Setup of job 8178:
Design triangle, start of the top module:
module triangle(clk, reset, nt, xi, yi, busy, po, xo, yo);
input        clk, reset, nt;
input  [2:0] xi, yi;
output       busy, po;
output [2:0] xo, yo;
reg busy, po;
reg [4:0] state, next_state;  
reg [6:0] x_cor[0:2];         
reg [6:0] y_cor[0:2];         
reg [1:0] s0_count;           
reg s1_count;                 
reg s2_count;                 
reg s7_count;                 
reg [4:0] horiz;              
reg [3:0] out_count;          
reg signed [8:0] a[0:1];      
reg signed [8:0] b[0:1];      
reg signed [8:0] c[0:1];      
reg [3:0] ep, save_ep;        
reg signed [7:0] value;       
reg [1:0] o_idx;              
reg [2:0] xo, yo;             
reg loc;                      
reg [3:0] start;              
parameter s0=5'd0,s1=5'd1,s2=5'd2,s3=5'd3,s4=5'd4,s5=5'd5,s6=5'd6,s7=5'd7;
integer i,j;
always @(posedge clk or posedge reset)begin
    if(reset) state<=s0;
    else state<=next_state;
end
always @(*)begin
    case(state)
        s0:next_state=(s0_count==2'd3)?s1:s0;
        s1:next_state=(s1_count==1'b1)?s2:s1;
        s2:next_state=(out_count==y_cor[0]||out_count==y_cor[1]||out_count==y_cor[2])?s5:((s2_count==1'b1)?((value==8'd0)?s5:((value[7]==1'b0)?s3:s4)):s2);
        s3:next_state=(o_idx==2'd2)?s5:s2;
        s4:next_state=(o_idx==2'd1)?s5:s2;
        s5:next_state=(out_count==y_cor[0]||out_count==y_cor[2])?s6:((loc==1'b0)?((out_count==y_cor[1])?((start==x_cor[1])?s6:s5):((start==ep)?s6:s5)):((start==x_cor[0])?s6:s5));
        s6:next_state=(out_count==y_cor[2])?s7:s2;
        s7:next_state=(s7_count==1'b1)?s0:s7;
        default:next_state=s0;
    endcase
end
always @(posedge clk or posedge reset)begin
    if(reset) busy<=1'b0;
    else begin
        if(state==s7&&s7_count==1'b1) busy<=1'b0;
        else if(state==s0&&s0_count==2'd0&&nt==1'b0) busy<=1'b0;
        else busy<=1'b1;
    end
end
always @(posedge clk or posedge reset)begin
    if(reset) s0_count<=2'd0;
    else begin
        if(state==s7) s0_count<=2'd0;
        else if(state==s0&&s0_count==2'd0&&nt==1'b0) s0_count<=2'd0;
        else s0_count<=s0_count+2'd1;
    end
end
always @(posedge clk or posedge reset)begin
    if(reset)begin
        s1_count<=1'b0;
    end
    else begin
        if(state==s1) s1_count<=1'b1;
        else s1_count<=1'b0;
    end
end
always @(posedge clk or posedge reset)begin
  ...
Size: ~1,000 cells after synthesis, about 17 I/O pins.
make LEC_CHECK=0 CAP_MARGIN=20 CORE_ASPECT_RATIO=0.67 CORE_MARGIN=8 CORE_UTILIZATION=40 CTS_CLUSTER_SIZE=49 GPL_ROUTABILITY_DRIVEN=0 MIN_ROUTING_LAYER=met1 PLACE_DENSITY=0.61 SETUP_SLACK_MARGIN=0.14 SLEW_MARGIN=0 TNS_END_PERCENT=50 finish   # period 5.0 ns
run.sh (not shown) runs the stock make flow with config.mk's settings and CLKGATE_MAP_FILE=.
Having completed the whole flow, job 8178 delivered a layout that passed the timing, DRC and antenna checks.
The inputs of job 809 differ from those of job 8178 as listed below.
- a change of SLEW_MARGIN from 0 to 5
- a deleted GPL_ROUTABILITY_DRIVEN that had been 0
- a deleted CORE_ASPECT_RATIO that had been 0.67
- a deleted SETUP_SLACK_MARGIN that had been 0.14
- a deleted MIN_ROUTING_LAYER that had been met1
- an added HOLD_SLACK_MARGIN of -0.05
- an added PLACE_DENSITY_LB_ADDON of 0.06
- a change of CORE_UTILIZATION from 40 to 19
- a change of CTS_CLUSTER_SIZE from 49 to 100
- an added ABC_AREA of 0
- a change of CORE_MARGIN from 8 to 2
- an added CTS_CLUSTER_DIAMETER of 293
- a deleted PLACE_DENSITY that had been 0.61
- a deleted TNS_END_PERCENT that had been 50
Non-clock buffer count in job 809 is 12 above job 8178. Looking at worst setup slack for register-to-register paths across job 809 and job 8178, the one that comes out lower is job 809. Final cell count: higher on job 809. The data required time of the worst path was comparable across job 809 and job 8178. Proportion of power drawn by the clock network (job 809 over job 8178): decrease, 0.3 points. Reported for job 809 and job 8178, remaining number of nets flagged by the antenna check after routing turned out identical to the last digit. Taking job 8178 as the reference, in job 809 tally of unique sky130hd cells used after synthesis shows no meaningful change, final area +4.8%, pin count of the biggest net entering global routing fell about 3%, power went up by 1.6%, sequential group share of total power decreased 0.8 points.

* * *

== oak ==
triangle again, from the RTL that the note above started with.
clock: 4.03 ns
lec_check: 0
abc_area: 1
cap_margin: 20
core_margin: 7
core_utilization: 40
gpl_timing_driven: 0
min_routing_layer: met2
place_density_lb_addon: 0.15
setup_slack_margin: 0.49
slew_margin: 15
tns_end_percent: 60
Although it ran to completion, oak produced a layout that fails the final checks because of DRC, setup timing.
What pine does differently from oak at the input level:
==> flow/config.mk <==
export PLATFORM = sky130hd
export DESIGN_NAME = triangle
export DESIGN_NICKNAME = triangle
export VERILOG_FILES = /design/flow/design.v
export SDC_FILE = /design/flow/constraint.sdc
export NUM_CORES = 4
export LEC_CHECK = 0
export CAP_MARGIN = 20
export CORE_MARGIN = 2
export CORE_UTILIZATION = 40
export SLEW_MARGIN = 20
==> flow/constraint.sdc <==
create_clock -name core_clock -period 4.12 [get_ports {clk}]
set_input_delay 0.8240 -clock core_clock [delete_from_list [all_inputs] [get_ports {clk}]]
set_output_delay 0.8240 -clock core_clock [all_outputs]
set_load 0.01 [all_outputs]
### Flow results
STATUS core area: pine wins against oak
oak → pine: synthesized cell count moved down, overall power consumption climbed 21%.
pine vs oak, via count went down by 43%.
The non-clock inverter total of the final layout in pine is 0.54 times that in oak.
Comparing pine and oak, the higher post-synth design cell area was measured on oak.
Of pine and oak, oak shows the higher post-route minimum period, with pine below it.
Completing all stages was not enough for pine: its layout failed the final checks because of setup timing.
Compared pine vs oak, and net switching component of the power is up in pine.
| clock skew | lower: pine |
Die size, pine and oak: lower on pine
Between oak and pine, the flow reports placement row count decreasing slightly.

* * *

Setup of v7:
The RTL this note starts from:
==> flow/design.v <==
`timescale 100ps/10ps
module triangle(clk, reset, nt, xi, yi, busy, po, xo, yo);
input        clk, reset, nt;
input  [2:0] xi, yi;
output       busy, po;
output [2:0] xo, yo;
reg busy, po;
reg [4:0] state, next_state;  
reg [6:0] x_cor[0:2];         
reg [6:0] y_cor[0:2];         
reg [1:0] s0_count;           
reg s1_count;                 
reg s2_count;                 
reg s7_count;                 
reg [4:0] horiz;              
reg [3:0] out_count;          
reg signed [8:0] a[0:1];      
reg signed [8:0] b[0:1];      
reg signed [8:0] c[0:1];      
reg [3:0] ep, save_ep;        
reg signed [7:0] value;       
reg [1:0] o_idx;              
reg [2:0] xo, yo;             
reg loc;                      
reg [3:0] start;              
parameter s0=5'd0,s1=5'd1,s2=5'd2,s3=5'd3,s4=5'd4,s5=5'd5,s6=5'd6,s7=5'd7;
integer i,j;
always @(posedge clk or posedge reset)begin
    if(reset) state<=s0;
    else state<=next_state;
end
always @(*)begin
    case(state)
        s0:next_state=(s0_count==2'd3)?s1:s0;
        s1:next_state=(s1_count==1'b1)?s2:s1;
        s2:next_state=(out_count==y_cor[0]||out_count==y_cor[1]||out_count==y_cor[2])?s5:((s2_count==1'b1)?((value==8'd0)?s5:((value[7]==1'b0)?s3:s4)):s2);
        s3:next_state=(o_idx==2'd2)?s5:s2;
        s4:next_state=(o_idx==2'd1)?s5:s2;
        s5:next_state=(out_count==y_cor[0]||out_count==y_cor[2])?s6:((loc==1'b0)?((out_count==y_cor[1])?((start==x_cor[1])?s6:s5):((start==ep)?s6:s5)):((start==x_cor[0])?s6:s5));
        s6:next_state=(out_count==y_cor[2])?s7:s2;
        s7:next_state=(s7_count==1'b1)?s0:s7;
        default:next_state=s0;
    endcase
end
always @(posedge clk or posedge reset)begin
    if(reset) busy<=1'b0;
    else begin
        if(state==s7&&s7_count==1'b1) busy<=1'b0;
        else if(state==s0&&s0_count==2'd0&&nt==1'b0) busy<=1'b0;
        else busy<=1'b1;
    end
end
always @(posedge clk or posedge reset)begin
    if(reset) s0_count<=2'd0;
    else begin
        if(state==s7) s0_count<=2'd0;
        else if(state==s0&&s0_count==2'd0&&nt==1'b0) s0_count<=2'd0;
        else s0_count<=s0_count+2'd1;
    end
end
always @(posedge clk or posedge reset)begin
    if(reset)begin
        s1_count<=1'b0;
    end
    else begin
        if(state==s1) s1_count<=1'b1;
        else s1_count<=1'b0;
    end
end
always @(posedge clk or posedge reset)begin
    if(reset)begin
        s2_count<=1'b0;
    end
    else begin
        if(state==s2) s2_count<=1'b1;
        else s2_count<=1'b0;
    end
end
always @(posedge clk or posedge reset)begin
    if(reset)begin
        s7_count<=1'b0;
    end
    else begin
        if(state==s7) s7_count<=1'b1;
        else s7_count<=1'b0;
    end
end
always @(posedge clk or posedge reset)begin
    if(reset)begin
        loc<=1'b0;
    end
    else begin
        if(state==s1)begin
            if(x_cor[1]>x_cor[0]) loc<=1'b0;
            else loc<=1'b1;
        end
    end
end
always @(posedge clk or posedge reset)begin
    if(reset)begin
        for(i=0;i<2;i=i+1)begin
            a[i]<=9'd0;
        end
    end
    else begin
        case(state)
            s1:begin
                if(loc==1'b0)begin
                    a[0]<=($signed(y_cor[1])-$signed(y_cor[0]));
                    a[1]<=($signed(y_cor[2])-$signed(y_cor[1]));
                end
                else begin
                    a[0]<=($signed(y_cor[1])-$signed(y_cor[0]));
                    a[1]<=(~($signed(y_cor[2])-$signed(y_cor[1])))+9'd1;
                end
            end
        endcase
    end
end
always @(posedge clk or posedge reset)begin
    if(reset)begin
        for(i=0;i<2;i=i+1)begin
            b[i]<=9'd0;
        end
    end
    else begin
        case(state)
            s1:begin
                if(loc==1'b0)begin
                    b[0]<=(~($signed(x_cor[1])-$signed(x_cor[0])))+9'd1;
                    b[1]<=(~($signed(x_cor[2])-$signed(x_cor[1])))+9'd1;
                end
                else begin
                    b[0]<=(~($signed(x_cor[1])-$signed(x_cor[0])))+9'd1;
                    b[1]<=($signed(x_cor[2])-$signed(x_cor[1]));
                end
            end
        endcase
    end
end
always @(posedge clk or posedge reset)begin
    if(reset)begin
        for(i=0;i<2;i=i+1)begin
            c[i]<=9'd0;
        end
    end
    else begin
        case(state)
            s1:begin
                if(loc==1'b0)begin
                    c[0]<=($signed(y_cor[0]*x_cor[1])-$signed(y_cor[1]*x_cor[0]));
                    c[1]<=($signed(y_cor[1]*x_cor[2])-$signed(y_cor[2]*x_cor[1]));
                end
                else begin
                    c[0]<=($signed(y_cor[0]*x_cor[1])-$signed(y_cor[1]*x_cor[0]));
                    c[1]<=(~($signed(y_cor[1]*x_cor[2])-$signed(y_cor[2]*x_cor[1])))+9'd1;
                end
            end
        endcase
    end
end
always @(posedge clk or posedge reset)begin
    if(reset)begin
        for(i=0;i<3;i=i+1)begin
            x_cor[i]<=7'd0;
        end
    end
    else begin
        case(state)
            s0:begin
                x_cor[s0_count]<=xi;
            end
        endcase
    end
end
always @(posedge clk or posedge reset)begin
    if(reset)begin
        for(i=0;i<3;i=i+1)begin
            y_cor[i]<=7'd0;
        end
    end
    else begin
        case(state)
            s0:begin
                y_cor[s0_count]<=yi;
            end
        endcase
    end
end
always @(posedge clk or posedge reset)begin
    if(reset) begin
        horiz<=5'd0;
    end
    else begin
        case(state)
            s1:begin
                horiz<=(x_cor[1]-x_cor[0]);
            end
        endcase
    end
end
always @(posedge clk or posedge reset)begin
    if(reset)begin
        out_count<=4'd0;
    end
    else begin
        case(state)
            s1:out_count<=y_cor[0];
            s6:out_count<=out_count+4'd1;
        endcase
    end
end
always @(posedge clk or posedge reset)begin
    if(reset)begin
        ep<=4'd0;
    end
    else begin
        if(loc==1'b0)begin
            if(state==s6) ep<=save_ep;
            else if(state==s3)begin
                if(out_count<y_cor[1])begin
                    if(o_idx==2'd2) ep<=ep;
                    else ep<=ep+4'd1;
                end
                else ep<=ep-4'd1;
            end
            else if(state==s4)begin
                if(out_count<y_cor[1]) ep<=ep-4'd1;
                else begin
                    if(o_idx==2'd1) ep<=ep;
                    else ep<=ep+4'd1;
                end
            end
            else ep<=ep;
        end
        else begin
            if(state==s6) ep<=save_ep;
            else if(state==s3)begin
                if(out_count<y_cor[1])begin
                    if(o_idx==2'd2) ep<=ep;
                    else ep<=ep-4'd1;
                end
                else ep<=ep+4'd1;
            end
            else if(state==s4)begin
                if(out_count<y_cor[1]) ep<=ep+4'd1;
                else begin
                    if(o_idx==2'd1) ep<=ep;
                    else ep<=ep-4'd1;
                end
            end
            else ep<=ep;
        end
    end
end
always @(posedge clk or posedge reset)begin
    if(reset)begin
        o_idx<=2'd0;
    end
    else begin
        if(state==s3) o_idx<=2'd1;
        else if(state==s4) o_idx<=2'd2;
        else if(state==s5) o_idx<=2'd0;
    end
end
always @(posedge clk or posedge reset)begin
    if(reset)begin
        save_ep<=4'd0;
    end
    else begin
        if(state==s1) save_ep<=(x_cor[0]+x_cor[1])>>1;
    end
end
always @(posedge clk or posedge reset)begin
    if(reset)begin
        value<=8'd0;
    end
    else begin
        if(state==s2) begin
            if(out_count==y_cor[0]||out_count==y_cor[1]||out_count==y_cor[2]) value<=8'd0;
            else if(out_count<y_cor[1]) begin
                value<=(a[0]*$signed(ep))+(b[0]*$signed(out_count))+c[0];
            end
            else begin
                value<=(a[1]*$signed(ep))+(b[1]*$signed(out_count))+c[1];
            end
        end
    end
end
always @(posedge clk or posedge reset)begin
    if(reset) po<=1'b0;
    else if(state==s5) po<=1'b1;
    else po<=1'b0;
end
always @(posedge clk)begin
    if(state==s5) start<=start+4'd1;
    else begin
        if(loc==1'b0) start<=x_cor[0];
        else begin
            if(out_count==y_cor[1]) start<=x_cor[1];
            else start<=ep;
        end
    end
end
always @(posedge clk or posedge reset)begin
    if(reset)begin
        xo<=3'd0;
    end
    else begin
        if(state==s5)begin
            if(out_count==y_cor[0]) xo<=x_cor[0];
            else if(out_count==y_cor[2]) xo<=x_cor[2];
            else xo<=start;
        end
    end
end
always @(posedge clk or posedge reset)begin
    if(reset)begin
        yo<=3'd0;
    end
    else begin
        if(state==s5)begin
            if(out_count==y_cor[0]) yo<=y_cor[0];
            else if(out_count==y_cor[2]) yo<=y_cor[2];
            else yo<=out_count;
        end
    end
end
endmodule
Settings: LEC_CHECK=0, ABC_AREA=1, CAP_MARGIN=40, CORE_ASPECT_RATIO=0.92, CORE_MARGIN=2, CORE_UTILIZATION=72, CTS_CLUSTER_DIAMETER=50, CTS_CLUSTER_SIZE=64, MAX_ROUTING_LAYER=met4, PLACE_DENSITY_LB_ADDON=0.02, SETUP_SLACK_MARGIN=1.14, SLEW_MARGIN=0; clock period 4.34 ns.
v7: flow complete, layout not clean; failing: negative setup slack
Changes in v50 relative to v7:
- a change of CTS_CLUSTER_DIAMETER from 50 to 357
- a change of SETUP_SLACK_MARGIN from 1.14 to 0.79
- a change of SLEW_MARGIN from 0 to 30
- a deleted CORE_ASPECT_RATIO that had been 0.92
- a change of CAP_MARGIN from 40 to 0
- a change of CTS_CLUSTER_SIZE from 64 to 15
- a deleted MAX_ROUTING_LAYER that had been met4
- a change of the clock period (ns, I/O delays scaled along) from 4.34 to 2.75
Findings:
The log for v50 ends in 5_1_grt with error DPL-0038, so the run never completed. In v7 the implementation ran to completion but is not tape-out ready, as the final checks report negative setup slack. Taking v7 as the reference, in v50 width of the chip shrank by about 4%, total half-perimeter wirelength after legalization and detailed placement grew by 7.9%, placed instance count grew by about 4.7%, number of placement rows grew by 2. Overall die area across v7 and v50: no real change. v50 -> v7: area of the mapped netlist delta 0, exact match.
--- input diff v50..v26 ---
- CTS_CLUSTER_DIAMETER no longer set, was 357
- PLACE_DENSITY now 0.82, previously not set
- SLEW_MARGIN now 20, was 30
- CAP_MARGIN now 20, was 0
- PLACE_DENSITY_LB_ADDON no longer set, was 0.02
- SETUP_SLACK_MARGIN no longer set, was 0.79
- CTS_CLUSTER_SIZE now 30, was 15
- the clock period (ns, I/O delays scaled along) now 4.16, was 2.75
==> comparison <==
Compared v26 against v50; initial core utilization within noise.
v26 and v50 ended up with roughly the same number of standard-cell rows in the floorplan.
The final report for v26 shows a completed flow and a layout that fails verification, specifically negative setup slack.
Diff v50..v26 | full die area | unchanged
Higher post-placement cell area was reported by v50, not v26.
Setup changes, v26 to v4
- CTS_CLUSTER_SIZE removed (was 30)
- PLACE_DENSITY_LB_ADDON newly set to 0.19
- PLACE_DENSITY removed (was 0.82)
- SETUP_SLACK_MARGIN newly set to -0.09
- the clock period (ns, I/O delays scaled along) changed from 4.16 to 3.94
==> comparison <==
Compared v4 vs v26, and overall power after layout is up in v4.
Comparing v4 against v26, there is no change at all in mapped cell area.
v4 ran in full, but the layout does not pass; the checks complain about negative setup slack.
Compare v26 and v4 | layout overhead on the synthesized area higher: v26
Power share of the combinational group delta for v4 relative to v26: 0.2 points higher
Summary of the comparison: buffer-and-inverter tally for the worst setup path is higher in v4, relative to v26.
Share of power burned in the clock network, v26 and v4: higher on v26
Of v4 and v26, it is v4 that has the higher clock-buffer cell count.
No activity file was given, so power comes from the tool's default toggle rates.
